===== flow/constraint.sdc =====
create_clock -name core_clock -period 8.57 [get_ports {clk}]
set_input_delay 1.7140 -clock core_clock [delete_from_list [all_inputs] [get_ports {clk}]]
set_output_delay 1.7140 -clock core_clock [all_outputs]
set_load 0.01 [all_outputs]

===== flow/run.sh =====
#!/bin/bash
# the make line also repeats each setting of config.mk as NAME=value (left out here)
make -C /OpenROAD-flow-scripts/flow DESIGN_CONFIG=/design/flow/config.mk WORK_HOME=/design/flow/orfs CLKGATE_MAP_FILE= finish

===== flow/config.mk =====
export PLATFORM = sky130hd
export DESIGN_NAME = CONV
export DESIGN_NICKNAME = CONV
export VERILOG_FILES = /design/flow/design.v
export SDC_FILE = /design/flow/constraint.sdc
export NUM_CORES = 4
export LEC_CHECK = 0
export CAP_MARGIN = 20
export CORE_ASPECT_RATIO = 1.02
export CORE_MARGIN = 2
export CORE_UTILIZATION = 72
export CTS_CLUSTER_DIAMETER = 31
export CTS_CLUSTER_SIZE = 37
export MAX_ROUTING_LAYER = met4
export PLACE_DENSITY_LB_ADDON = 0.0
export SETUP_SLACK_MARGIN = 1.66
export SLEW_MARGIN = 25
export TNS_END_PERCENT = 75

===== flow/design.v =====
module  CONV(
	input		clk,
	input		reset,
	output	reg	busy,	
	input		ready,	
	output	reg [11:0]	iaddr,
	input	signed [19:0] idata,	
	output	 reg cwr,
	output	 reg [11:0]	caddr_wr,
	output	 reg [19:0]	cdata_wr,
	output	 reg	crd,
	output	 reg [11:0]	caddr_rd,
	input	 [19:0]	cdata_rd,
	output reg 	[2:0] 	csel
	);
	reg [11:0] image_addr;
	reg [11:0] L1_image_addr;
	reg [9:0] L1_write_addr;
	wire [11:0] L1_image_addr1;
	wire [11:0] L1_image_addr2;
	wire [11:0] L1_image_addr3;
	wire [11:0] image_addr1;
	wire [11:0] image_addr2;
	wire [11:0] image_addr3;
	wire [11:0] image_addr4;
	wire [11:0] image_addr5;
	wire [11:0] image_addr6;
	wire [11:0] image_addr7;
	wire [11:0] image_addr8;
	reg [2:0] state , next_state;
	reg [3:0] kernel_count;
	reg signed	[19:0] ker;
	reg signed [19:0] cdata_max;
	reg signed [39:0] gray_data;
	reg signed [39:0] L0_conv_data;
	wire signed [39:0] L0_round_data;
	wire signed [19:0] L0_relu_data;
	wire zero_padding;
	parameter  INIT = 3'b000 ;
	parameter  L0_READ = 3'b001 ;
	parameter  RELU = 3'b010 ;
	parameter  L0_WRITE = 3'b011 ;
	parameter  L1_INIT = 3'b100 ;
	parameter  L1_READ = 3'b101 ;
	parameter  L1_WRITE = 3'b110 ;
	parameter  FINISH = 3'b111 ;
always @(posedge clk or posedge reset) begin
	if (reset) begin
		state <= INIT;
	end
	else begin
		state <= next_state;
	end
end
always@(*)begin
    case (state)
        INIT:begin
			if(ready) next_state =  L0_READ;
            else next_state = INIT;
		end 
        L0_READ :begin
			if(kernel_count == 4'd10) next_state = RELU;
			else next_state = L0_READ;
		end 
		RELU :begin
			next_state = L0_WRITE;
		end 
		L0_WRITE: begin
			if(image_addr == 12'd4095) next_state = L1_INIT;
			else next_state = L0_READ;
		end
		L1_INIT: begin
			 next_state = L1_READ;
		end
		L1_READ: begin
			 if(kernel_count ==  4'd6) next_state = L1_WRITE;
			 else next_state = L1_READ;
		end
		L1_WRITE: begin
			 if(L1_write_addr == 10'd1023) next_state = FINISH;
			 else next_state = L1_READ;
		end
		FINISH: begin
			 next_state = FINISH;
		end
        default: begin
			next_state = FINISH;
		end
    endcase
end
always @(*) begin
    case (state)
        INIT: begin
                busy = 0;
				cwr =  0;
				csel = 3'b000;
				crd = 0;
        end 
        L0_READ: begin
                busy = 1;
				cwr =  0;
				csel = 3'b000;
				crd = 0; 
        end
		RELU: begin
				busy = 1;
				cwr =  0;
				csel = 3'b000;
				crd = 0;
		end
		L0_WRITE: begin
				busy = 1;
				cwr =  1;
				csel = 3'b001;
				crd = 0;
		end
		L1_INIT:begin
				busy = 1;
				cwr =  0;
				csel = 3'b000;
				crd = 0;
		end
		L1_READ:begin
				busy = 1;
				cwr =  0;
				csel = 3'b001;
				crd =  1;
		end
		L1_WRITE:begin
				busy = 1;
				cwr =  1;
				csel = 3'b011;
				crd =  0;
		end
        FINISH: begin
                busy = 0;
				cwr =  0;
				csel = 3'b000;
				crd = 0;
        end
        default: begin
                busy = 0;
				cwr =  0;
				csel = 3'b000;
				crd = 0;
		end
    endcase
end
always @(posedge clk) begin
	if(state == INIT) begin
		image_addr <= 12'b0;
	end
	else if(state == L0_WRITE ) begin
		image_addr <= image_addr + 1;
	end
end
assign image_addr1 = image_addr-12'b000001000001;
assign image_addr2 = image_addr1+12'b000000000001;
assign image_addr3 = image_addr2+12'b000000000001;
assign image_addr4 = image_addr-12'b000000000001;
assign image_addr5 = image_addr+12'b000000000001;
assign image_addr6 = image_addr+12'b000000111111;
assign image_addr7 = image_addr6+12'b000000000001;
assign image_addr8 = image_addr7+12'b000000000001;
always @(posedge clk ) begin
	case (kernel_count)
		4'd0: 	iaddr <= image_addr;
		4'd1: 	iaddr <= image_addr1;
		4'd2: 	iaddr <= image_addr2;
		4'd3:	iaddr <= image_addr3;
		4'd4:	iaddr <= image_addr4;
		4'd5:	iaddr <= image_addr5;
		4'd6:	iaddr <= image_addr6;
		4'd7:	iaddr <= image_addr7;
		4'd8:	iaddr <= image_addr8;
		default: begin
		end
	endcase
end
assign zero_padding = 	 ((image_addr[11:6] == 6'b000000) && (kernel_count==4'd2||kernel_count==4'd3||kernel_count==4'd4))
						||((image_addr[11:6] == 6'b111111) && (kernel_count==4'd7||kernel_count==4'd8||kernel_count==4'd9))
						||((image_addr[5:0] == 6'b000000) && (kernel_count==4'd2||kernel_count==4'd5||kernel_count==4'd7))
						||((image_addr[5:0]	== 6'b111111) && (kernel_count==4'd4||kernel_count==4'd6||kernel_count==4'd9));
always@(*) begin
	if(reset) begin
		ker = 20'HF8F71;
	end
	else begin
		case (kernel_count)
			4'd1:	ker = 20'HF8F71;
			4'd2:	ker = 20'H0A89E;
			4'd3:	ker = 20'H092D5;
			4'd4:	ker = 20'H06D43;
			4'd5:	ker = 20'H01004;
			4'd6:	ker = 20'HF6E54;
			4'd7:	ker = 20'HFA6D7;
			4'd8:	ker = 20'HFC834;
			4'd9:	ker = 20'HFAC19;
			default:ker = 20'H00000;
		endcase
	end
end
always @(posedge clk) begin
	if(state == INIT) begin
		gray_data <= 20'sb0;
	end
	else if(state == L0_READ ) begin
		case (kernel_count)
			4'd1: 	gray_data  <= (zero_padding)?20'sb0:idata*ker;
			4'd2: 	gray_data  <= (zero_padding)?20'sb0:idata*ker;
			4'd3:	gray_data  <= (zero_padding)?20'sb0:idata*ker;
			4'd4:	gray_data  <= (zero_padding)?20'sb0:idata*ker;
			4'd5:	gray_data  <= (zero_padding)?20'sb0:idata*ker;
			4'd6:	gray_data  <= (zero_padding)?20'sb0:idata*ker;
			4'd7:	gray_data  <= (zero_padding)?20'sb0:idata*ker;
			4'd8:	gray_data  <= (zero_padding)?20'sb0:idata*ker; 
			4'd9: 	gray_data  <= (zero_padding)?20'sb0:idata*ker;
			default: begin
				gray_data  <= 20'sb0;
			end
		endcase
	end
end
always @(posedge clk) begin
	if(state == INIT || state == RELU || state == L1_WRITE) begin
		kernel_count <= 4'b0;
	end
	else if(state == L0_READ ) begin
		kernel_count <= kernel_count + 1;
	end
	else if (state == L1_READ)begin
		kernel_count <= kernel_count + 1;
	end
end
always@(posedge clk or posedge reset) 
begin
	if(reset) begin
		L0_conv_data <= 0;
    end else if (state == L0_WRITE) begin 
        L0_conv_data <= 0;       
    end else begin 
        L0_conv_data <= L0_conv_data + gray_data;
    end
end
assign L0_round_data = (state == RELU && L0_conv_data[15] ) ? 
						(L0_conv_data+40'h0013110000):(L0_conv_data+40'h0013100000);
assign L0_relu_data =  (L0_round_data>0) ? L0_round_data[35:16] :20'b0; 
always @(posedge clk or posedge reset) begin
	if(reset)begin
		cdata_wr <= 0;
	end
	else begin
		case (state)
			INIT:		cdata_wr <= 0;
			L0_READ:	cdata_wr <= 0;
			RELU:		cdata_wr <= L0_relu_data;
			L0_WRITE:	cdata_wr <= cdata_wr;
			L1_INIT:	cdata_wr <= 0;
			L1_READ:	cdata_wr <= (kernel_count == 4'd6)?cdata_max:0;
			L1_WRITE:	cdata_wr <= 0;
			FINISH: 	cdata_wr <= 0;
			default: 	cdata_wr <= 0;
		endcase
	end
end
always @(posedge clk or posedge reset) begin
	if(reset)begin
		caddr_wr <= 0;
	end
	else begin
		case (state)
			INIT:		caddr_wr <= image_addr;
			L0_READ:	caddr_wr <= image_addr;
			RELU:		caddr_wr <= image_addr;
			L0_WRITE:	caddr_wr <= image_addr;
			L1_INIT:	caddr_wr <= L1_write_addr;
			L1_READ:	caddr_wr <= L1_write_addr;
			L1_WRITE:	caddr_wr <= L1_write_addr;
			FINISH: 	caddr_wr <= 0;
			default: 	begin
			end
		endcase
	end
end
always @(posedge clk or posedge reset) begin
	if (reset) begin
		L1_image_addr <=12'b0; 
	end
	else if(state == L1_WRITE) begin
		if(L1_image_addr[5:0] == 6'b111110)
			L1_image_addr <= L1_image_addr +12'b000001000010;
		else 
			L1_image_addr <= L1_image_addr +12'b000000000010;	
	end
end
assign L1_image_addr1 = L1_image_addr + 12'd1;
assign L1_image_addr2 = L1_image_addr + 12'd64;
assign L1_image_addr3 = L1_image_addr + 12'd65;
always @(posedge clk or posedge reset) begin
	if (reset) begin
		L1_write_addr <= 10'b0;
	end
	else if (state == L1_WRITE)begin
		L1_write_addr <= L1_write_addr +1;
	end
end
always@(posedge clk or posedge reset) begin
	if(reset) begin
		caddr_rd <= 12'b0;
	end
	else if (state == L1_READ)begin
		case (kernel_count)
			4'd1:	caddr_rd  <= L1_image_addr;
			4'd2:	caddr_rd  <= L1_image_addr1;
			4'd3:	caddr_rd  <= L1_image_addr2;
			4'd4:	caddr_rd  <= L1_image_addr3;
			default: caddr_rd <=  12'b0;
		endcase
	end
end
always@(posedge clk or posedge reset)begin
	if(reset) begin
		cdata_max <= 20'b0;
	end
	else if(state == L1_READ)begin
		case (kernel_count)
			4'd0:  	cdata_max  <= 20'b0;
			4'd1:  	cdata_max  <= 20'b0;
			4'd2:	cdata_max  <= (cdata_max >= cdata_rd)?cdata_max:cdata_rd;
			4'd3:	cdata_max  <= (cdata_max >= cdata_rd)?cdata_max:cdata_rd;
			4'd4:	cdata_max  <= (cdata_max >= cdata_rd)?cdata_max:cdata_rd;
			4'd5:	cdata_max  <= (cdata_max >= cdata_rd)?cdata_max:cdata_rd;
			default: begin
			end
		endcase
	end
end
endmodule

==> CHANGELOG.md, run 1 <==
### Metrics

* Status: failed layout checks
* SO Viols: negative setup slack
* Area Overhead vs Synth at 19.5%
* Ports at 105
* Hold Crit Start: gray_data[0]
* Placed Area at 30900 µm²
* Required @ worst endpoint at 8.99 ns
* CTS tree: built
* Worst-Skew Late Latency at 0.53 ns
* RSZ-0062 raised after global routing: true
* Clock sinks at 213
* Fmax at ~0.12 GHz
* Post-synthesis sequential element count at 213
* Synth Area in Adders at about 38%
* Period utilisation layout at 101%
* Die width at approximately 200 µm
* Worst hold path type: register to register
* Worst setup margin at -0.0639 ns
* Ao+oa area frac at 12.6%
* Clk root buf: clkbuf_16
* Starting density of the core at 72.7%
* RR Endpoint: gray_data[39]
* Post-synth ARST share at roughly three fifths
* Commonest flop: dfrtp_1
* Final setup violating endpoints at 4
* Fin crit period at between 8 and 9 ns
* H-tree depth at 2
* Antenna violations before repair at 6
* Crit path to: gray_data[39]
* Worst path slowest cell: nor2_1
* IO buf count at approximately 100
* Pre-CTS setup slack at -0.0660 ns
* Top cells by area: fa_1 29%, dfrtp_1 11%, ha_1 8.6%
* Gpl congestion at 0.986
* Cell area after layout at 33700 µm²
* Yosys stat area at between 20000 and 30000 µm²
* Critical path buffers and inverters at 5
* Syn Std Cell Area at about 28000 µm²
* Count of unique library cells instantiated by Yosys at 94
* Vias per inst at 6.83
* Die Ht at 204 µm
* Dominant cell area share at 29.3%
* First-pass GRT wire length at 145000 µm
* Skew final at 0.0264 ns
* Critical path's most frequent cell: fa_1
* Slew Viols, Final at 0
* Stages on worst setup path at 23
* Rel. slew slack at between 20% and 30%
* Logic area at 21600 µm²
* Residual DRC at 0
* Floorplan Nets at 3840
* Vias in the first global route at 26.8k
* Initial DRC Count at between 3k and 4k
* Fill cells at 1786
* Mapped Cells at 3191
* Hpwl dp at roughly 64000 µm
* FP Rows at roughly 73
* # nets final at slightly above 4k
* Tool warnings at 44
* Total GRT Usage at 48.0%
* Critical path origin: reset
* Hold depth at 2
* Worst Tran Pin Value at around 1.1 ns
* Synth mux share at about 1.2%
* Crit path cell chain: buf_12 -> buf_12 -> nor2_1 -> buf_4 -> nor2_1 -> fa_1 -> fa_1 -> fa_1 -> fa_1 -> fa_1 -> fa_1 -> inv_1 -> fa_1 -> inv_1 -> ha_1 -> a21o_1 -> a21o_1 -> a21oi_2 -> o21ai_2 -> a2111oi_4 -> o31ai_2 -> xnor2_1 -> a22o_1
* WL per Instance at roughly 27 µm
* Synth top cells by count: 560 x inv_1, 413 x fa_1, 313 x nand2_1, 233 x nor2_1, 193 x ha_1
* Yosys Instances at 3191
* Final WL at ~110000 µm
* Worst EP arrival at 9.06 ns
* CP Class: input pin to register
* Pin count of the biggest net entering global routing at 82
* Post-route ant nets at 0
* Yosys simple share at between 10% and 20%
* Critical Path Start Type: input pin
* Syn Area/Cell at 8.85 µm²
* Delay-heaviest family, CP: adder cells
* R2R Setup Slk at 1.06 ns
* Initial DRT Pass Iterations at 9
* Xor/xnor share at 5.00%
* Die Area at 40800 µm²
* Number of max-cap violations at 0
* Post-layout util at between 80% and 90%
* Critical Path End Type: register
* Worst hold path endpoint: gray_data[0]
* Area of the core at about 39000 µm²
* Clk pin slew, worst setup/hold paths at 0.06 ns
* Top-count cell post-synth: inv_1
* R2R depth at 21
* Hold Buf Count CTS at 0
* Yosys top cell by area: fa_1
* Final Hold Fails at 0
* Vias at 27.0k
* Yosys warning tally at 1
* Register area at 5020 µm²
* Synth logic family: adder cells
* EDFF count, synth at 12
* Global route overflow at 0
* Clock buffer depth at 3
* Worst-path fanout max at 21
* CTS buffer count at 34
* Seq share, synth at ~18%
* Delay of the slowest critical-path stage at 0.84 ns
## repair_timing
item                                    CTS  global route
pin swaps                                62            85
endpoints found under the hold margin     0             0
endpoints found under the setup margin   32            32
setup buffers                            54            26
gates cloned                              6             4
resized                                 119            94
## per-layer routing
layer | vias to the layer above | wire length, µm | GRT usage (%)
li1 | 10600 | - | -
met4 | 0 | 11200 | 31.9
met2 | 2506 | 46000 | 74.5
met1 | 12900 | 34100 | 55.3
met3 | 1042 | 14800 | 12.1
met5 | - | 0 | -
## area by class of cell
type | count | share of cell area (%)
antenna | 10 | 0.0742
timing repair buffer | 315 | 9.27
clock inverter | 25 | 0.686
tap | 525 | 1.95
inverter | 565 | 6.35
multi-input combinational | 2271 | 64.2
sequential | 213 | 14.9
clock buffer | 37 | 2.62
## stage by stage
stage | setup TNS (ns) | hold slack [ns] | cells
after floorplan | 0 | 0.432 | 3191
after CTS | 0 | 0.464 | 3921
after global routing | -0.0756 | 0.498 | 3957
after detailed placement | -0.211 | 0.455 | 3799
final | -0.137 | 0.465 | 3961
after global placement | 0 | 0.449 | 3799
==> inputs of run 2 (changes only) <==
CORE_ASPECT_RATIO = 0.54   (was 1.02)
CORE_UTILIZATION = 58   (was 72)
CTS_CLUSTER_DIAMETER = default   (was 31)
CTS_CLUSTER_SIZE = 96   (was 37)
PLACE_DENSITY_LB_ADDON = default   (was 0.0)
TNS_END_PERCENT = 15   (was 75)
clock period = 5.24 ns   (was 8.57 ns; I/O delays follow)
==> run 2 against run 1 <==
Still fails the layout checks on negative setup slack. Count of clock-buffer cells in the layout down 10. Critical path depth up 6. Utilization down 15 points. Global-route usage down 12 points. Clock skew down 0.013 ns. Final cell count up 4.7%. Register-to-register slack worse by 2.8 ns. Critical path type unchanged. Critical endpoint is now gray_data[34]. Highest routed layer unchanged.
==> CHANGELOG.md, run 2 <==
### Metrics

* Worst Tran Pin Value at 0.988 ns (was 1.07 ns)
* Tool warnings at 48 (was 44)
* Die width at 304 µm (was 200 µm)
* FP Rows at 59 (was 73)
* Finished Layout Cells at 4148 (was 3961)
* Commonest flop: dfrtp_1 (unchanged)
* Count of unique library cells instantiated by Yosys at 94 (unchanged)
* Residual DRC at 0 (unchanged)
* Rel. slew slack at 33.6% (was 28.1%)
* Period utilisation layout at 138% (was 101%)
* Clock sinks at 213 (unchanged)
* Setup_tns at -53.15 ns (was -0.137 ns)
* Final Hold Fails at 0 (unchanged)
* Yosys warning tally at 1 (unchanged)
* Hold_ws at 0.468 ns (was 0.465 ns)
* H-tree depth at 1 (was 2)
* Syn Area/Cell at 8.85 µm² (unchanged)
* Delay-heaviest family, CP: adder cells (unchanged)
* Worst-Skew Late Latency at 0.52 ns (was 0.53 ns)
* Register area at 5030 µm² (was 5020 µm²)
* Status: failed layout checks (unchanged)
* Yosys simple share at 15.9% (unchanged)
* Clk root buf: clkbuf_16 (unchanged)
* Stages on worst setup path at 29 (was 23)
* Fmax at 0.138 GHz
* Critical path buffers and inverters at 12 (was 5)
* EDFF count, synth at 12 (unchanged)
* WL per Instance at 20.4 µm (was 26.8 µm)
* Number of max-cap violations at 0 (unchanged)
* Synth Area in Adders at 38.0% (unchanged)
* Worst hold path type: register to register (unchanged)
* Seq share, synth at 17.8% (unchanged)
* Die Ht at 166 µm (was 204 µm)
* Hold depth at 2 (unchanged)
* Yosys Instances at 3191 (unchanged)
* Post-synthesis sequential element count at 213 (unchanged)
* RSZ-0062 raised after global routing: true (unchanged)
* Final WL at 84800 µm (was 106000 µm)
* Dominant cell area share at 29.3% (unchanged)
* Worst path slowest cell: fa_1 (was nor2_1)
* Initial DRC Count at 2127 (was 3769)
* Total GRT Usage at 35.5% (was 48.0%)
* IO buf count at 103 (unchanged)
* Skew final at 0.0138 ns (was 0.0264 ns)
* Vias in the first global route at 24.9k (was 26.8k)
* Top-count cell post-synth: inv_1 (unchanged)
* Hpwl dp at 68400 µm (was 63900 µm)
* SO Viols: negative setup slack (unchanged)
* RR Endpoint: gray_data[34] (was gray_data[39])
* Starting density of the core at 58.7% (was 72.7%)
* Synth top cells by count: 560 x inv_1, 413 x fa_1, 313 x nand2_1, 233 x nor2_1, 193 x ha_1 (unchanged)
* Logic area at 21900 µm² (was 21600 µm²)
* Inst Count DP at 4083 (was 3799)
* Yosys stat area at 28200 µm² (unchanged)
* Clk pin slew, worst setup/hold paths at 0.08 ns (was 0.06 ns)
* Fin crit period at 7.25 ns
* Worst hold path endpoint: gray_data[0] (unchanged)
* Vias per inst at 5.74 (was 6.83)
* Delay of the slowest critical-path stage at 0.53 ns (was 0.84 ns)
* Required @ worst endpoint at 5.66 ns (was 8.99 ns)
* R2R depth at 24 (was 21)
* Placed Area at 32400 µm² (was 30900 µm²)
* Critical Path Start Type: input pin (unchanged)
* Vias at 23.8k (was 27.0k)
* Clock buffer depth at 3 (unchanged)
* Worst setup margin at -2.01 ns (was -0.0639 ns)
* Top cells by area: fa_1 29%, dfrtp_1 11%, ha_1 8.6% (unchanged)
* Die Area at 50500 µm² (was 40800 µm²)
* Critical path's most frequent cell: fa_1 (unchanged)
* Ports at 105 (unchanged)
* Slew Viols, Final at 0 (unchanged)
* # nets final at 4144 (was 4049)
* CTS tree: built (unchanged)
* Floorplan Nets at 3840 (unchanged)
* Mapped Cells at 3191 (unchanged)
* Ao+oa area frac at 12.6% (unchanged)
* Yosys top cell by area: fa_1 (unchanged)
* Fill cells at 3594 (was 1786)
* Critical path origin: reset (unchanged)
* Worst-path fanout max at 7 (was 21)
* Global route overflow at 0 (unchanged)
* Area Overhead vs Synth at 22.2% (was 19.5%)
* Worst EP arrival at 7.67 ns (was 9.06 ns)
* Gpl congestion at 1.09 (was 0.986)
* Inserted Diodes at 0 (was 10)
* CP Class: input pin to register (unchanged)
* CTS buffer count at 19 (was 34)
* Post-route ant nets at 0 (unchanged)
* Initial DRT Pass Iterations at 6 (was 9)
* Post-synth ARST share at 60.1% (unchanged)
* Hold Crit Start: gray_data[0] (unchanged)
* Hold Buf Count CTS at 0 (unchanged)
* Synth logic family: adder cells (unchanged)
* Pin count of the biggest net entering global routing at 129 (was 82)
* Synth mux share at 1.18% (unchanged)
* Crit path to: gray_data[34] (was gray_data[39])
* Critical Path End Type: register (unchanged)
* Final setup violating endpoints at 34 (was 4)
* R2R Setup Slk at -1.70 ns (was 1.06 ns)
* Antenna violations before repair at 1 (was 6)
* Syn Std Cell Area at 28200 µm² (unchanged)
* Area of the core at 48100 µm² (was 38800 µm²)
* First-pass GRT wire length at 138000 µm (was 145000 µm)
* Xor/xnor share at 5.00% (unchanged)
* Cell area after layout at 34500 µm² (was 33700 µm²)
[run 2: area by class of cell]
type | count | share of cell area, %
Multi-Input combinational cell | 2269 | 63.5
Sequential cell | 213 | 14.6
Inverter | 565 | 6.21
Clock inverter | 7 | 0.265
Clock buffer | 27 | 1.77
Tap cell | 640 | 2.32
Timing Repair Buffer | 427 | 11.4
[run 2: per-layer routing]
layer / share of wire (%) / vias to the layer above / GRT usage (%)
met5: 0 / - / -
met1: 45 / 11900 / 52.4
met2: 41 / 1061 / 49.4
li1: - / 10800 / -
met3: 13 / 66 / 12.0
met4: 0.83 / 0 / 2.69
[run 2: what timing repair did]
action / in CTS / in global routing
resized: 151 / 100
gates cloned: 4 / 1
endpoints found under the setup margin: 65 / 87
buffers inserted: 18 / 8
pin swaps: 100 / 92
[run 2: stage by stage]
stage	utilization, %	setup WS, ns
after floorplan	-	-2.12
after global placement	67.4	-2.64
after detailed placement	67.5	-2.73
after global routing	71.8	-2.16
after CTS	70.5	-2.01
final	71.8	-2.01
==> inputs of run 3 (changes only) <==
CORE_UTILIZATION = 72   (was 58)
PLACE_DENSITY_LB_ADDON = 0.0   (was default)
clock period = 12.7 ns   (was 5.24 ns; I/O delays follow)
==> run 3 against run 2 <==
The run now finishes clean. Utilization rose by 6.2 points. Setup slack better by 4.0 ns. Global-route usage grew 8.0 points. Largest cell class unchanged.
==> CHANGELOG.md, run 3 <==
### Metrics

* Synth Area in Adders at 38.0% (unchanged)
* Hold_ws at 0.467 ns (was 0.468 ns)
* Count of unique library cells instantiated by Yosys at 94 (unchanged)
* Floorplan Nets at 3840 (unchanged)
* Seq share, synth at 17.8% (unchanged)
* Initial DRT Pass Iterations at 6 (unchanged)
* Antenna violations before repair at 2 (was 1)
* Setup_tns at 0 ns (was -53.15 ns)
* Total GRT Usage at 43.6% (was 35.5%)
* Period utilisation layout at 84.2% (was 138%)
* Critical Path Start Type: input pin (unchanged)
* Synth top cells by count: 560 x inv_1, 413 x fa_1, 313 x nand2_1, 233 x nor2_1, 193 x ha_1 (unchanged)
* Clk root buf: clkbuf_16 (unchanged)
* CTS buffer count at 19 (unchanged)
* Synth logic family: adder cells (unchanged)
* CP Class: input pin to register (unchanged)
* Yosys stat area at 28200 µm² (unchanged)
* FP Rows at 53 (was 59)
* Inserted Diodes at 0 (unchanged)
* Post-CTS setup buffers at 0 (was 18)
* Delay of the slowest critical-path stage at 1.05 ns (was 0.53 ns)
* Slew Viols, Final at 0 (unchanged)
* Met2 Use GR at 60.8% (was 49.4%)
* Worst-path fanout max at 16 (was 7)
* Starting density of the core at 72.8% (was 58.7%)
* Crit path cell chain: clkdlybuf4s50_1 -> clkinv_1 -> nor2_1 -> fa_1 -> inv_1 -> fa_1 -> fa_1 -> fa_1 -> inv_1 -> fa_1 -> fa_1 -> inv_1 -> fa_1 -> inv_1 -> ha_1 -> o21ai_0 -> a21oi_1 -> a221o_1 -> a21oi_1 -> a211oi_1 -> o31ai_1 -> o21ai_0 -> xor2_1 -> a22o_1
* IO buf count at 103 (unchanged)
* Fmax at 0.0935 GHz
* Number of max-cap violations at 0 (unchanged)
* Vias at 23.7k (was 23.8k)
* Worst hold path endpoint: gray_data[25] (was gray_data[0])
* Worst path slowest cell: clkdlybuf4s50_1 (was fa_1)
* Post-synthesis sequential element count at 213 (unchanged)
* Worst EP arrival at 11.11 ns (was 7.67 ns)
* Inst Count DP at 3702 (was 4083)
* Yosys Instances at 3191 (unchanged)
* Ao+oa area frac at 12.6% (unchanged)
* Vias per inst at 6.35 (was 5.74)
* Critical Path End Type: register (unchanged)
* Syn Std Cell Area at 28200 µm² (unchanged)
* Pin count of the biggest net entering global routing at 77 (was 129)
* Post-layout util at 77.9% (was 71.8%)
* Cell area after layout at 30200 µm² (was 34500 µm²)
* Required @ worst endpoint at 13.12 ns (was 5.66 ns)
* WL per Instance at 22.2 µm (was 20.4 µm)
* Commonest flop: dfrtp_1 (unchanged)
* Post-synth ARST share at 60.1% (unchanged)
* Clock buffer depth at 3 (unchanged)
* Hold depth at 2 (unchanged)
* Critical path's most frequent cell: fa_1 (unchanged)
* Placed Area at 29600 µm² (was 32400 µm²)
* Worst-Skew Late Latency at 0.53 ns (was 0.52 ns)
* CTS tree: built (unchanged)
* Top-count cell post-synth: inv_1 (unchanged)
* Met1 Use GR at 62.4% (was 52.4%)
* RSZ-0062 raised after global routing: false (was true)
* Rel. slew slack at 24.8% (was 33.6%)
* H-tree depth at 1 (unchanged)
* R2R depth at 25 (was 24)
* Worst Tran Pin Value at 1.12 ns (was 0.988 ns)
* Yosys warning tally at 1 (unchanged)
* # nets final at 3850 (was 4144)
* R2R Setup Slk at 4.57 ns (was -1.70 ns)
* Die width at 273 µm (was 304 µm)
* Post-route ant nets at 0 (unchanged)
* Mapped Cells at 3191 (unchanged)
* Initial DRC Count at 3153 (was 2127)
* Synth mux share at 1.18% (unchanged)
* Gpl congestion at 1.04 (was 1.09)
* Final setup violating endpoints at 0 (was 34)
* Area of the core at 38800 µm² (was 48100 µm²)
* Grt peak-use layer: met1 (unchanged)
* Yosys simple share at 15.9% (unchanged)
* Clock sinks at 213 (unchanged)
* Tool warnings at 41 (was 48)
* Pre-CTS setup slack at 1.53 ns (was -2.73 ns)
* Met3 Use GR at 15.2% (was 12.0%)
* Die Ht at 150 µm (was 166 µm)
* Dominant cell area share at 29.3% (unchanged)
* Critical path origin: idata[5] (was reset)
* Final WL at 82900 µm (was 84800 µm)
* First-pass GRT wire length at 134000 µm (was 138000 µm)
* Residual DRC at 0 (unchanged)
* Xor/xnor share at 5.00% (unchanged)
* EDFF count, synth at 12 (unchanged)
* Stages on worst setup path at 24 (was 29)
* Vias in the first global route at 24.3k (was 24.9k)
* Die Area at 40900 µm² (was 50500 µm²)
* Fin crit period at 10.69 ns
* Hpwl dp at 65800 µm (was 68400 µm)
* Area Overhead vs Synth at 7.08% (was 22.2%)
* Delay-heaviest family, CP: adder cells (unchanged)
* Syn Area/Cell at 8.85 µm² (unchanged)
* Clk pin slew, worst setup/hold paths at 0.08 ns (about the same)
* RR Endpoint: gray_data[39] (was gray_data[34])
* Yosys top cell by area: fa_1 (unchanged)
* Worst setup margin at 2.01 ns (was -2.01 ns)
* Finished Layout Cells at 3736 (was 4148)
* Worst hold path type: register to register (unchanged)
* Skew final at 0.0255 ns (was 0.0138 ns)
* Global route overflow at 0 (unchanged)
* Crit path to: gray_data[38] (was gray_data[34])
* Ports at 105 (unchanged)
* Critical path buffers and inverters at 6 (was 12)
* Final Hold Fails at 0 (unchanged)
* Hold Crit Start: gray_data[25] (was gray_data[0])
* Top cells by area: fa_1 29%, dfrtp_1 11%, ha_1 8.6% (unchanged)
* Status: no timing/DRC/antenna violations (was failed layout checks)
## run 3: cell type report
class	instances	area (µm²)
Multi-Input combinational cell	2269	20500
Fill cell	2522	8570
Sequential cell	213	5020
Inverter	565	2120
Timing Repair Buffer	133	1260
Tap cell	522	653
Clock buffer	22	539
Clock inverter	12	88.8
## run 3: per-layer routing
metal	up-vias	routed length (µm)
li1	10200	-
met1	11700	33800
met2	1630	34900
met3	221	12500
met4	0	1720
met5	-	0
## run 3: repair_timing
action                                  CTS  global route
endpoints found under the setup margin    0             3
gates resized                             0             1
hold buffers                              0             0
==> inputs of run 4 (changes only) <==
CAP_MARGIN = 0   (was 20)
CORE_ASPECT_RATIO = default   (was 0.54)
CORE_UTILIZATION = 71   (was 72)
CTS_CLUSTER_DIAMETER = 101   (was default)
CTS_CLUSTER_SIZE = default   (was 96)
PLACE_DENSITY_LB_ADDON = default   (was 0.0)
SETUP_SLACK_MARGIN = default   (was 1.66)
SLEW_MARGIN = 20   (was 25)
TNS_END_PERCENT = default   (was 15)
clock period = 6.92 ns   (was 12.7 ns; I/O delays follow)
==> run 4 against run 3 <==
The flow now stops in global routing (5_1_grt). Die area up 1.2%. Synthesized cell count unchanged. Synthesized area unchanged.
==> CHANGELOG.md, run 4 <==
### Changed

* Die Ht at 203 µm (was 150 µm)
* Status: did not finish (was no timing/DRC/antenna violations)
* Ao+oa area frac at 12.6% (unchanged)
* Die width at 203 µm (was 273 µm)
* CTS buffer count at 25 (was 19)
* Mapped Cells at 3191 (unchanged)
* Yosys Instances at 3191 (unchanged)
* Dominant cell area share at 29.3% (unchanged)
* Clock sinks at 213 (unchanged)
* Synth top cells by count: 560 x inv_1, 413 x fa_1, 313 x nand2_1, 233 x nor2_1, 193 x ha_1 (unchanged)
* Area of the core at 39500 µm² (was 38800 µm²)
* Top cells by area: fa_1 29%, dfrtp_1 11%, ha_1 8.6% (unchanged)
* Starting density of the core at 71.5% (was 72.8%)
* Post-synthesis sequential element count at 213 (unchanged)
* Xor/xnor share at 5.00% (unchanged)
* Yosys top cell by area: fa_1 (unchanged)
* EDFF count, synth at 12 (unchanged)
* Ports at 105 (unchanged)
* Commonest flop: dfrtp_1 (unchanged)
* Yosys stat area at 28200 µm² (unchanged)
* Log Error: [ERROR GRT-0232] Routing congestion too high. Check the congestion heatmap in the GUI.
* Hpwl dp at 69500 µm (was 65800 µm)
* Total GRT Usage at 80.4%
* Synth logic family: adder cells (unchanged)
* Syn Std Cell Area at 28200 µm² (unchanged)
* Top-count cell post-synth: inv_1 (unchanged)
* H-tree depth at 1 (unchanged)
* Synth Area in Adders at 38.0% (unchanged)
* Yosys simple share at 15.9% (unchanged)
* Yosys warning tally at 1 (unchanged)
* IO buf count at 103 (unchanged)
* Post-synth ARST share at 60.1% (unchanged)
* Synth mux share at 1.18% (unchanged)
* Seq share, synth at 17.8% (unchanged)
* FP Rows at 73 (was 53)
* Clk root buf: clkbuf_16 (unchanged)
* Global route overflow at roughly 93
* Count of unique library cells instantiated by Yosys at 94 (unchanged)
* Fail Step: global routing (5_1_grt)
* Die Area at 41400 µm² (was 40900 µm²)
* Clock buffer depth at 3 (unchanged)
* Floorplan Nets at 3840 (unchanged)
* Hold Buf Count CTS at 0 (unchanged)
* Syn Area/Cell at 8.85 µm² (unchanged)
* Gpl congestion at 0.997 (was 1.04)
-- run 4: routing by layer --
layer | GRT overflow | global-route usage, %
met2 | 48 | 93.9
met1 | 5 | 79.1
met5 | - | -
met4 | 36 | 78.6
met3 | 4 | 65.6
-- run 4: metrics by stage --
| stage | hold slack [ns] | util (%) | setup slack, ns | instances | cell area, µm² |
|---|---|---|---|---|---|
| after floorplan | 0.436 | - | -0.778 | 3191 | 28900 |
| after global placement | 0.448 | 81.6 | -1.30 | 3962 | 32200 |
| after detailed placement | 0.453 | 81.6 | -1.55 | 3962 | 32200 |
| after CTS | 0.459 | 87.5 | -0.544 | 4088 | 34500 |
-- run 4: timing repair --
item,4_1_cts
pin swaps,129
gates cloned,6
endpoints found under the hold margin,0
setup buffers,79
endpoints found under the setup margin,28
resized,226
==> inputs of run 5 (changes only) <==
ABC_AREA = 1   (was default)
CAP_MARGIN = 20   (was 0)
CORE_UTILIZATION = 72   (was 71)
CTS_CLUSTER_DIAMETER = default   (was 101)
CTS_CLUSTER_SIZE = 15   (was default)
HOLD_SLACK_MARGIN = 0.29   (was default)
MAX_ROUTING_LAYER = default   (was met4)
PLACE_DENSITY_LB_ADDON = 0.19   (was default)
clock period = 5.14 ns   (was 6.92 ns; I/O delays follow)
==> run 5 against run 4 <==
The flow again stops in global routing (5_1_grt). Synthesized cell count up 19%. Die area up 1.3%. Synthesized area grew 2.8%.
==> CHANGELOG.md, run 5 <==
### Changed

* Top cells by area: fa_1 28%, dfrtp_1 11%, inv_1 10% (was fa_1 29%, dfrtp_1 11%, ha_1 8.6%)
* Top-count cell post-synth: inv_1 (unchanged)
* Commonest flop: dfrtp_1 (unchanged)
* H-tree depth at 1 (unchanged)
* Area of the core at 39700 µm² (was 39500 µm²)
* Mapped Cells at 3804 (was 3191)
* Ao+oa area frac at 10.4% (was 12.6%)
* EDFF count, synth at 12 (unchanged)
* Clock buffer depth at 3 (unchanged)
* Ports at 105 (unchanged)
* Syn Area/Cell at 7.63 µm² (was 8.85 µm²)
* Yosys Instances at 3804 (was 3191)
* Yosys top cell by area: fa_1 (unchanged)
* Xor/xnor share at 1.96% (was 5.00%)
* CTS buffer count at 24 (was 25)
* Synth Area in Adders at 36.8% (was 38.0%)
* Die width at 205 µm (was 203 µm)
* Starting density of the core at 73.0% (was 71.5%)
* Dominant cell area share at 28.5% (was 29.3%)
* FP Rows at 73 (unchanged)
* Yosys warning tally at 1 (unchanged)
* Global route overflow at 753
* Pre-CTS setup slack at -2.90 ns (was -1.55 ns)
* Status: did not finish (unchanged)
* IO buf count at 103 (unchanged)
* Yosys simple share at 21.4% (was 15.9%)
* Fail Step: global routing (5_1_grt) (unchanged)
* Floorplan Nets at 4453 (was 3840)
* Count of unique library cells instantiated by Yosys at 63 (was 94)
* Die Area at 41900 µm² (was 41400 µm²)
* Gpl congestion at 1.00 (was 0.997)
* Synth mux share at 0% (was 1.18%)
* Total GRT Usage at 86.4%
* Die Ht at 205 µm (was 203 µm)
* Synth top cells by count: 797 x inv_1, 632 x nand2_1, 486 x nor2_1, 413 x fa_1, 260 x a21oi_1 (was 560 x inv_1, 413 x fa_1, 313 x nand2_1, 233 x nor2_1, 193 x ha_1)
* Clock sinks at 213 (unchanged)
* Clk root buf: clkbuf_16 (unchanged)
* Synth logic family: adder cells (unchanged)
* Yosys stat area at 29000 µm² (was 28200 µm²)
* Post-synth ARST share at 60.1% (unchanged)
* Post-synthesis sequential element count at 213 (unchanged)
* Log Error: [ERROR GRT-0116] Global routing finished with congestion. Check the congestion regions in the DRC Viewer. (was [ERROR GRT-0232] Routing congestion too high. Check the congestion heatmap in the GUI.)
* Hpwl dp at 77400 µm (was 69500 µm)
* Seq share, synth at 17.3% (was 17.8%)
* Syn Std Cell Area at 29000 µm² (was 28200 µm²)
## run 5: metal layers
layer	GRT overflow	global-route usage, %
met5	6	50.5
met4	231	85.3
met3	33	75.6
met2	457	100
met1	26	85.1
## run 5: metrics by stage
stage	hold WS (ns)	setup TNS, ns	area, µm²	cells
4_1_cts	0.473	-44.36	36700	4779
3_5_place_dp	0.472	-86.36	33900	4653
3_3_place_gp	0.457	-77.17	33900	4653
2_1_floorplan	0.442	-48.69	30100	3804
## run 5: repair_timing
action | in CTS
resized | 425
endpoints found under the setup margin | 35
hold endpoints to repair | 0
hold buffers | 0
cloned | 6
pin swaps | 191
setup buffers | 76
==> inputs of run 6 (changes only) <==
CELL_PAD_IN_SITES_GLOBAL_PLACEMENT = 3   (was default)
CORE_ASPECT_RATIO = 0.54   (was default)
CORE_MARGIN = 8   (was 2)
CTS_CLUSTER_SIZE = 66   (was 15)
GPL_ROUTABILITY_DRIVEN = 0   (was default)
HOLD_SLACK_MARGIN = default   (was 0.29)
MAX_ROUTING_LAYER = met5   (was default)
PLACE_DENSITY_LB_ADDON = 0.0   (was 0.19)
SLEW_MARGIN = 25   (was 20)
TNS_END_PERCENT = 15   (was default)
clock period = 6.88 ns   (was 5.14 ns; I/O delays follow)
==> run 6 against run 5 <==
The flow stops in global placement without I/O (3_1_place_gp_skip_io). Die area grew 13%. Synthesized cell count is the same. Synthesized area is the same.
==> CHANGELOG.md, run 6 <==
### Changed

* Yosys warning tally at 1 (unchanged)
* Synth mux share at 0% (unchanged)
* Die Area at 47300 µm² (was 41900 µm²)
* Dominant cell area share at 28.5% (unchanged)
* Fail Step: global placement without I/O (3_1_place_gp_skip_io) (was global routing (5_1_grt))
* Syn Std Cell Area at 29000 µm² (unchanged)
* Log Error: [ERROR FLW-0024] Place density exceeds 1.0 (current PLACE_DENSITY_LB_ADDON =  0.0). Please check if the value of  PLACE_DENSITY_LB_ADDON is between 0 and 0.99. (was [ERROR GRT-0116] Global routing finished with congestion. Check the congestion regions in the DRC Viewer.)
* Ao+oa area frac at 10.4% (unchanged)
* Yosys top cell by area: fa_1 (unchanged)
* Mapped Cells at 3804 (unchanged)
* Synth top cells by count: 797 x inv_1, 632 x nand2_1, 486 x nor2_1, 413 x fa_1, 260 x a21oi_1 (unchanged)
* EDFF count, synth at 12 (unchanged)
* Seq share, synth at 17.3% (unchanged)
* Commonest flop: dfrtp_1 (unchanged)
* Synth logic family: adder cells (unchanged)
* Synth Area in Adders at 36.8% (unchanged)
* Syn Area/Cell at 7.63 µm² (unchanged)
* Yosys simple share at 21.4% (unchanged)
* Yosys Instances at 3804 (unchanged)
* Xor/xnor share at 1.96% (unchanged)
* Post-synth ARST share at 60.1% (unchanged)
* Top-count cell post-synth: inv_1 (unchanged)
* Area of the core at 40100 µm² (was 39700 µm²)
* FP Rows at 54 (was 73)
* Die Ht at 164 µm (was 205 µm)
* Die width at 289 µm (was 205 µm)
* Top cells by area: fa_1 28%, dfrtp_1 11%, inv_1 10% (unchanged)
* Floorplan Nets at 4453 (unchanged)
* Status: did not finish (unchanged)
* Post-synthesis sequential element count at 213 (unchanged)
* Count of unique library cells instantiated by Yosys at 63 (unchanged)
* Starting density of the core at 72.4% (was 73.0%)
* Yosys stat area at 29000 µm² (unchanged)
==> inputs of run 7 (changes only) <==
ABC_AREA = default   (was 1)
CELL_PAD_IN_SITES_GLOBAL_PLACEMENT = default   (was 3)
CORE_ASPECT_RATIO = default   (was 0.54)
CORE_MARGIN = 2   (was 8)
CTS_CLUSTER_SIZE = 98   (was 66)
GPL_ROUTABILITY_DRIVEN = default   (was 0)
MAX_ROUTING_LAYER = default   (was met5)
PLACE_DENSITY = 0.39   (was default)
PLACE_DENSITY_LB_ADDON = default   (was 0.0)
SLEW_MARGIN = 20   (was 25)
TNS_END_PERCENT = 10   (was 15)
clock period = 5.8 ns   (was 6.88 ns; I/O delays follow)
==> run 7 against run 6 <==
The run fails in global routing (5_1_grt). Synthesized area down 2.7%. Die area down 14%. Synthesized cell count is 16% lower.
==> CHANGELOG.md, run 7 <==
### Changed

* Clk root buf: clkbuf_16
* Dominant cell area share at 29.3% (was 28.5%)
* Hpwl dp at 72500 µm
* CTS buffer count at 25
* Synth mux share at 1.18% (was 0%)
* Syn Std Cell Area at 28200 µm² (was 29000 µm²)
* Yosys stat area at 28200 µm² (was 29000 µm²)
* Floorplan Nets at 3840 (was 4453)
* Global route overflow at 18
* Die width at 202 µm (was 289 µm)
* Syn Area/Cell at 8.85 µm² (was 7.63 µm²)
* Clock sinks at 213
* Synth Area in Adders at 38.0% (was 36.8%)
* Yosys warning tally at 1 (unchanged)
* Fail Step: global routing (5_1_grt) (was global placement without I/O (3_1_place_gp_skip_io))
* Seq share, synth at 17.8% (was 17.3%)
* Yosys simple share at 15.9% (was 21.4%)
* Total GRT Usage at 77.1%
* Yosys Instances at 3191 (was 3804)
* Placed Area at 32200 µm²
* Die Ht at 202 µm (was 164 µm)
* Xor/xnor share at 5.00% (was 1.96%)
* Post-synth ARST share at 60.1% (unchanged)
* Synth logic family: adder cells (unchanged)
* Count of unique library cells instantiated by Yosys at 94 (was 63)
* Commonest flop: dfrtp_1 (unchanged)
* Post-synthesis sequential element count at 213 (unchanged)
* Starting density of the core at 73.0% (was 72.4%)
* Gpl congestion at 0.975
* FP Rows at 72 (was 54)
* Die Area at 40800 µm² (was 47300 µm²)
* Top cells by area: fa_1 29%, dfrtp_1 11%, ha_1 8.6% (was fa_1 28%, dfrtp_1 11%, inv_1 10%)
* H-tree depth at 1
* Synth top cells by count: 560 x inv_1, 413 x fa_1, 313 x nand2_1, 233 x nor2_1, 193 x ha_1 (was 797 x inv_1, 632 x nand2_1, 486 x nor2_1, 413 x fa_1, 260 x a21oi_1)
* Log Error: [ERROR GRT-0232] Routing congestion too high. Check the congestion heatmap in the GUI. (was [ERROR FLW-0024] Place density exceeds 1.0 (current PLACE_DENSITY_LB_ADDON =  0.0). Please check if the value of  PLACE_DENSITY_LB_ADDON is between 0 and 0.99.)
* Top-count cell post-synth: inv_1 (unchanged)
* Mapped Cells at 3191 (was 3804)
* Area of the core at 38600 µm² (was 40100 µm²)
* Ports at 105
* Yosys top cell by area: fa_1 (unchanged)
* Clock buffer depth at 3
* Inst Count DP at 3965
* Status: did not finish (unchanged)
* IO buf count at 103
* EDFF count, synth at 12 (unchanged)
* Hold Buf Count CTS at 0
* Ao+oa area frac at 12.6% (was 10.4%)
[run 7: layer usage]
layer	GRT overflow	track usage [%]
met1	2	77.6
met2	8	91.6
met3	2	64.8
met5	0	46.5
met4	6	71.4
[run 7: stage by stage]
step	hold WS [ns]	setup slack, ns	util [%]
2_1_floorplan	0.432	-1.67	-
3_3_place_gp	0.448	-2.14	83.2
3_5_place_dp	0.463	-2.36	83.2
4_1_cts	0.503	-1.49	87.3
[run 7: what timing repair did]
item,4_1_cts
gates resized,130
pin swaps,46
setup buffers,27
cloned,7
setup endpoints to repair,34
==> inputs of run 8 (changes only) <==
CORE_ASPECT_RATIO = 0.54   (was default)
CORE_UTILIZATION = 68   (was 72)
CTS_CLUSTER_SIZE = 34   (was 98)
MAX_ROUTING_LAYER = met4   (was default)
PLACE_DENSITY = default   (was 0.39)
SETUP_SLACK_MARGIN = 1.66   (was default)
SLEW_MARGIN = 25   (was 20)
TNS_END_PERCENT = 100   (was 10)
clock period = 5.24 ns   (was 5.8 ns; I/O delays follow)
==> run 8 against run 7 <==
Now fails the layout checks on negative setup slack. Die area up 6.0%. Synthesized area unchanged. Synthesized cell count unchanged.
==> CHANGELOG.md, run 8 <==
### Metrics

* Status: failed layout checks (was did not finish)
* SO Viols: negative setup slack
* Worst hold path type: register to register
* Pin count of the biggest net entering global routing at 69
* Area of the core at 40700 µm² (was 38600 µm²)
* Starting density of the core at 69.4% (was 73.0%)
* Critical path's most frequent cell: fa_1
* Initial DRT Pass Iterations at 7
* Critical Path Start Type: input pin
* CTS buffer count at 18 (was 25)
* Hold Crit Start: gray_data[0]
* Fmax at 0.133 GHz
* CP Class: input pin to register
* Dominant cell area share at 29.3% (unchanged)
* Worst-Skew Late Latency at between 0.5 and 0.6 ns
* Yosys Instances at 3191 (unchanged)
* # nets final at 4191
* Floorplan Nets at 3840 (unchanged)
* Syn Std Cell Area at 28200 µm² (unchanged)
* H-tree depth at 1 (unchanged)
* Final Hold Fails at 0
* Initial DRC Count at between 3k and 4k
* RR Endpoint: gray_data[31]
* Hold_ws at 0.475 ns
* Required @ worst endpoint at 5.65 ns
* Seq share, synth at 17.8% (unchanged)
* R2R depth at 25
* Vias in the first global route at 26.4k
* Worst Tran Pin Value at a little under 1 ns
* FP Rows at 54 (was 72)
* Critical Path End Type: register
* Clk pin slew, worst setup/hold paths at 0.09 ns
* Worst setup margin at -2.29 ns
* Yosys top cell by area: fa_1 (unchanged)
* Period utilisation layout at 144%
* Final WL at 93100 µm
* Critical path buffers and inverters at 8
* Number of max-cap violations at 0
* Die Ht at 154 µm (was 202 µm)
* Delay-heaviest family, CP: adder cells
* Inst Count DP at 4014 (was 3965)
* Critical path origin: reset
* Yosys warning tally at 1 (unchanged)
* Hpwl dp at 69600 µm (was 72500 µm)
* Rel. slew slack at 33.1%
* Final setup violating endpoints at 35
* Ao+oa area frac at 12.6% (unchanged)
* Crit path to: gray_data[31]
* Clock buffer depth at 3 (unchanged)
* Hold Buf Count CTS at 0 (unchanged)
* Post-synthesis sequential element count at 213 (unchanged)
* Register area at 5030 µm²
* EDFF count, synth at 12 (unchanged)
* Clock sinks at 213 (unchanged)
* Logic area at between 20000 and 25000 µm²
* Global route overflow at 0
* Clk root buf: clkbuf_16 (unchanged)
* Skew final at around 0.026 ns
* Worst EP arrival at 7.94 ns
* Antenna violations before repair at 2
* Top cells by area: fa_1 29%, dfrtp_1 11%, ha_1 8.6% (unchanged)
* WL per Instance at 22.6 µm
* IO buf count at 103 (unchanged)
* Fin crit period at 7.53 ns
* Synth Area in Adders at 38.0% (unchanged)
* RSZ-0062 raised after global routing: true
* Area Overhead vs Synth at 22.6%
* Synth top cells by count: 560 x inv_1, 413 x fa_1, 313 x nand2_1, 233 x nor2_1, 193 x ha_1 (unchanged)
* Residual DRC at 0
* Post-route ant nets at 0
* Die Area at 43200 µm² (was 40800 µm²)
* Commonest flop: dfrtp_1 (unchanged)
* Count of unique library cells instantiated by Yosys at 94 (unchanged)
* Worst hold path endpoint: gray_data[0]
* Synth logic family: adder cells (unchanged)
* Pre-CTS setup slack at -2.84 ns (was -2.36 ns)
* Mapped Cells at 3191 (unchanged)
* Syn Area/Cell at 8.85 µm² (unchanged)
* Die width at 281 µm (was 202 µm)
* Worst path slowest cell: fa_1
* Vias at approximately 26k
* Vias per inst at around 6.2
* Yosys simple share at 15.9% (unchanged)
* CTS tree: built
* Slew Viols, Final at 0
* R2R Setup Slk at -1.85 ns
* Total GRT Usage at about 44%
* Tool warnings at 46
* Fill cells at 2156
* Post-layout util at 85.1%
* Ports at 105 (unchanged)
* First-pass GRT wire length at 144000 µm
* Top-count cell post-synth: inv_1 (unchanged)
* Hold depth at 2
* Finished Layout Cells at 4116
* Gpl congestion at 1.11 (was 0.975)
* Xor/xnor share at 5.00% (unchanged)
* Synth mux share at 1.18% (unchanged)
* Worst-path fanout max at 7
* Stages on worst setup path at 27
* Post-synth ARST share at 60.1% (unchanged)
* Delay of the slowest critical-path stage at 0.59 ns
* Yosys stat area at 28200 µm² (unchanged)
[run 8: layout make-up]
type	instances	area share, %
Clock inverter	6	0.0976
Sequential cell	213	14.5
Clock buffer	26	1.60
Tap cell	560	2.03
Inverter	565	6.17
Multi-Input combinational cell	2270	63.2
Timing Repair Buffer	474	12.3
Antenna cell	2	0.0145
[run 8: layer usage]
layer	GRT usage [%]	wire (µm)
met5	-	0
met4	9.88	3050
met3	15.9	13700
met2	63.0	40100
met1	61.2	36300
[run 8: through the flow]
stage	setup TNS, ns	area, µm²
after floorplan	-51.84	29000
after global placement	-75.26	32400
after detailed placement	-80.10	32400
after CTS	-52.59	34000
after global routing	-64.39	34600
final	-59.56	34600
[run 8: repair_timing]
item | in CTS | in global routing
endpoints found under the setup margin | 80 | 85
resized | 172 | 98
gates cloned | 3 | 1
pin swaps | 93 | 43
setup buffers | 43 | 21
==> inputs of run 9 (changes only) <==
ABC_AREA = 1   (was default)
CORE_ASPECT_RATIO = default   (was 0.54)
CORE_UTILIZATION = 72   (was 68)
CTS_CLUSTER_SIZE = 62   (was 34)
HOLD_SLACK_MARGIN = 0.3   (was default)
MAX_ROUTING_LAYER = default   (was met4)
PLACE_DENSITY_LB_ADDON = 0.19   (was default)
SETUP_SLACK_MARGIN = 0.61   (was 1.66)
SLEW_MARGIN = 20   (was 25)
TNS_END_PERCENT = default   (was 100)
clock period = 6.41 ns   (was 5.24 ns; I/O delays follow)
==> run 9 against run 8 <==
The run now fails in global routing (5_1_grt). Synthesized area rose by 2.8%. Synthesized cell count rose by 19%. Die area fell by 3.0%.
==> CHANGELOG.md, run 9 <==
### Changed

* Placed Area at 33700 µm² (was 32400 µm²)
* Hold Buf Count CTS at 0 (unchanged)
* Die width at 205 µm (was 281 µm)
* Yosys warning tally at 1 (unchanged)
* Syn Std Cell Area at 29000 µm² (was 28200 µm²)
* Clk root buf: clkbuf_16 (unchanged)
* Die Area at 41900 µm² (was 43200 µm²)
* Syn Area/Cell at 7.63 µm² (was 8.85 µm²)
* Hpwl dp at 78000 µm (was 69600 µm)
* Pre-CTS setup slack at -1.97 ns (was -2.84 ns)
* Mapped Cells at 3804 (was 3191)
* Clock sinks at 213 (unchanged)
* Inst Count DP at 4631 (was 4014)
* Top-count cell post-synth: inv_1 (unchanged)
* Xor/xnor share at 1.96% (was 5.00%)
* Commonest flop: dfrtp_1 (unchanged)
* Log Error: [ERROR GRT-0116] Global routing finished with congestion. Check the congestion regions in the DRC Viewer.
* Post-synth ARST share at 60.1% (unchanged)
* Ao+oa area frac at 10.4% (was 12.6%)
* Post-synthesis sequential element count at 213 (unchanged)
* Synth logic family: adder cells (unchanged)
* FP Rows at 73 (was 54)
* EDFF count, synth at 12 (unchanged)
* Synth mux share at 0% (was 1.18%)
* Ports at 105 (unchanged)
* Status: did not finish (was failed layout checks)
* Synth top cells by count: 797 x inv_1, 632 x nand2_1, 486 x nor2_1, 413 x fa_1, 260 x a21oi_1 (was 560 x inv_1, 413 x fa_1, 313 x nand2_1, 233 x nor2_1, 193 x ha_1)
* Global route overflow at between 1k and 1.5k
* Yosys Instances at 3804 (was 3191)
* Synth Area in Adders at 36.8% (was 38.0%)
* Floorplan Nets at 4453 (was 3840)
* CTS buffer count at 25 (was 18)
* Yosys stat area at 29000 µm² (was 28200 µm²)
* Total GRT Usage at 82.4%
* Count of unique library cells instantiated by Yosys at 63 (was 94)
* Starting density of the core at 73.0% (was 69.4%)
* Area of the core at 39700 µm² (was 40700 µm²)
* Die Ht at 205 µm (was 154 µm)
* Yosys simple share at 21.4% (was 15.9%)
* Dominant cell area share at 28.5% (was 29.3%)
* H-tree depth at 1 (unchanged)
* Yosys top cell by area: fa_1 (unchanged)
* Clock buffer depth at 3 (unchanged)
* Top cells by area: fa_1 28%, dfrtp_1 11%, inv_1 10% (was fa_1 29%, dfrtp_1 11%, ha_1 8.6%)
* Fail Step: global routing (5_1_grt)
* IO buf count at 103 (unchanged)
* Seq share, synth at 17.3% (was 17.8%)
* Gpl congestion at 1.02 (was 1.11)
==> run 9: repair_timing <==
| action | CTS |
|---|---|
| endpoints found under the setup margin | 35 |
| gates cloned | 3 |
| pin swaps | 197 |
| gates resized | 405 |
| buffers inserted | 88 |
==> run 9: metal layers <==
metal,GRT usage [%],overflow
met1,84.2,177
met3,71.2,154
met5,56.3,21
met4,68.6,336
met2,97.9,780
==> inputs of run 10 (changes only) <==
ABC_AREA = default   (was 1)
CORE_ASPECT_RATIO = 1.02   (was default)
CTS_CLUSTER_SIZE = 37   (was 62)
HOLD_SLACK_MARGIN = default   (was 0.3)
MAX_ROUTING_LAYER = met4   (was default)
PLACE_DENSITY_LB_ADDON = 0.0   (was 0.19)
SETUP_SLACK_MARGIN = -0.49   (was 0.61)
SLEW_MARGIN = 25   (was 20)
TNS_END_PERCENT = 15   (was default)
clock period = 6.32 ns   (was 6.41 ns; I/O delays follow)
==> run 10 against run 9 <==
Die area decreased by 2.7%. Synthesized cell count decreased by 16%. Now fails the layout checks on negative setup slack. Synthesized area decreased by 2.7%.
==> CHANGELOG.md, run 10 <==
### Metrics

* Clk root buf: clkbuf_16 (unchanged)
* Hold depth at 2
* Status: failed layout checks (was did not finish)
* Initial DRT Pass Iterations at 17
* Xor/xnor share at 5.00% (was 1.96%)
* Ports at 105 (unchanged)
* Critical Path End Type: register
* Antenna violations before repair at 8
* Die width at 200 µm (was 205 µm)
* Synth logic family: adder cells (unchanged)
* Crit path to: gray_data[39]
* Residual DRC at 0
* Required @ worst endpoint at 6.75 ns
* Vias per inst at 6.93
* Fill cells at 1710
* Worst Tran Pin Value at roughly 1.2 ns
* Worst-Skew Late Latency at 0.55 ns
* Total GRT Usage at a little over half
* Delay-heaviest family, CP: adder cells
* Dominant cell area share at 29.3% (was 28.5%)
* Vias in the first global route at 28.3k
* Yosys stat area at 28200 µm² (was 29000 µm²)
* Floorplan Nets at 3840 (was 4453)
* Count of unique library cells instantiated by Yosys at 94 (was 63)
* Yosys top cell by area: fa_1 (unchanged)
* Starting density of the core at 72.7% (was 73.0%)
* Initial DRC Count at ~4.7k
* Post-synthesis sequential element count at 213 (unchanged)
* Slew Viols, Final at 0
* Worst hold path type: register to register
* Syn Area/Cell at 8.85 µm² (was 7.63 µm²)
* Worst hold path endpoint: gray_data[0]
* Critical path origin: reset
* Delay of the slowest critical-path stage at 0.93 ns
* Hold_ws at around 0.47 ns
* Area of the core at 38800 µm² (was 39700 µm²)
* Vias at 28.1k
* WL per Instance at between 20 and 30 µm
* Number of max-cap violations at 0
* CP Class: input pin to register
* Worst-path fanout max at 14
* Top cells by area: fa_1 29%, dfrtp_1 11%, ha_1 8.6% (was fa_1 28%, dfrtp_1 11%, inv_1 10%)
* Synth Area in Adders at 38.0% (was 36.8%)
* CTS tree: built
* R2R depth at 24
* EDFF count, synth at 12 (unchanged)
* Placed Area at 32200 µm² (was 33700 µm²)
* Worst EP arrival at 10.32 ns
* Fmax at 0.101 GHz
* Die Area at 40800 µm² (was 41900 µm²)
* Worst path slowest cell: nor2b_1
* Final setup violating endpoints at 32
* Top-count cell post-synth: inv_1 (unchanged)
* # nets final at 4155
* Tool warnings at 45
* Seq share, synth at 17.8% (was 17.3%)
* Cell area after layout at 33900 µm²
* IO buf count at 103 (unchanged)
* Critical Path Start Type: input pin
* Global route overflow at 0
* Fin crit period at 9.90 ns
* Final WL at 116000 µm
* Worst setup margin at -3.58 ns
* Yosys warning tally at 1 (unchanged)
* Synth top cells by count: 560 x inv_1, 413 x fa_1, 313 x nand2_1, 233 x nor2_1, 193 x ha_1 (was 797 x inv_1, 632 x nand2_1, 486 x nor2_1, 413 x fa_1, 260 x a21oi_1)
* Skew final at 0.0231 ns
* SO Viols: negative setup slack
* Stages on worst setup path at 26
* RR Endpoint: gray_data[39]
* Rel. slew slack at 17.8%
* Clk pin slew, worst setup/hold paths at 0.06 ns
* Clock sinks at 213 (unchanged)
* Yosys Instances at 3191 (was 3804)
* Inst Count DP at 3959 (was 4631)
* Post-synth ARST share at 60.1% (unchanged)
* Period utilisation layout at 157%
* H-tree depth at 1 (unchanged)
* R2R Setup Slk at -2.97 ns
* Mapped Cells at 3191 (was 3804)
* Final Hold Fails at 0
* Synth mux share at 1.18% (was 0%)
* Finished Layout Cells at 4059
* Hold Crit Start: gray_data[0]
* FP Rows at 73 (unchanged)
* Ao+oa area frac at 12.6% (was 10.4%)
* Yosys simple share at 15.9% (was 21.4%)
* Clock buffer depth at 3 (unchanged)
* RSZ-0062 raised after global routing: true
* Die Ht at 204 µm (was 205 µm)
* Hpwl dp at 69900 µm (was 78000 µm)
* Gpl congestion at 0.981 (was 1.02)
* Area Overhead vs Synth at 20.0%
* Critical path buffers and inverters at 8
* Pin count of the biggest net entering global routing at 76
* Post-route ant nets at 0
* Commonest flop: dfrtp_1 (unchanged)
* CTS buffer count at 22 (was 25)
* Syn Std Cell Area at 28200 µm² (was 29000 µm²)
* Critical path's most frequent cell: fa_1
* First-pass GRT wire length at 156000 µm
## run 10: cell type report
| cell class | count | area, µm² | area share [%] |
|---|---|---|---|
| Clock inverter | 10 | 65.1 | 0.192 |
| Antenna cell | 12 | 30.0 | 0.0887 |
| Multi-Input combinational cell | 2269 | 21400 | 63.1 |
| Sequential cell | 213 | 5020 | 14.8 |
| Timing Repair Buffer | 435 | 3940 | 11.6 |
| Tap cell | 525 | 657 | 1.94 |
| Clock buffer | 30 | 632 | 1.87 |
| Inverter | 565 | 2140 | 6.33 |
## run 10: what timing repair did
item / in CTS / in global routing
setup buffers: 49 / 11
setup endpoints to repair: 29 / 29
hold buffers: 0 / 0
resized: 134 / 63
pin swaps: 85 / 38
## run 10: metrics by stage
| stage | worst slack [ns] | setup TNS (ns) | util, % |
|---|---|---|---|
| after global placement | -1.70 | -44.13 | 82.9 |
| after floorplan | -1.26 | -25.70 | - |
| after global routing | -3.27 | -60.45 | 87.2 |
| final | -3.58 | -63.16 | 87.2 |
| after CTS | -1.07 | -23.26 | 86.4 |
| after detailed placement | -1.99 | -51.45 | 82.9 |
## run 10: metal layers
layer	global-route usage [%]	share of wire (%)
met5	-	0
met4	39.1	11
met1	57.8	31
met2	79.5	41
met3	17.3	16
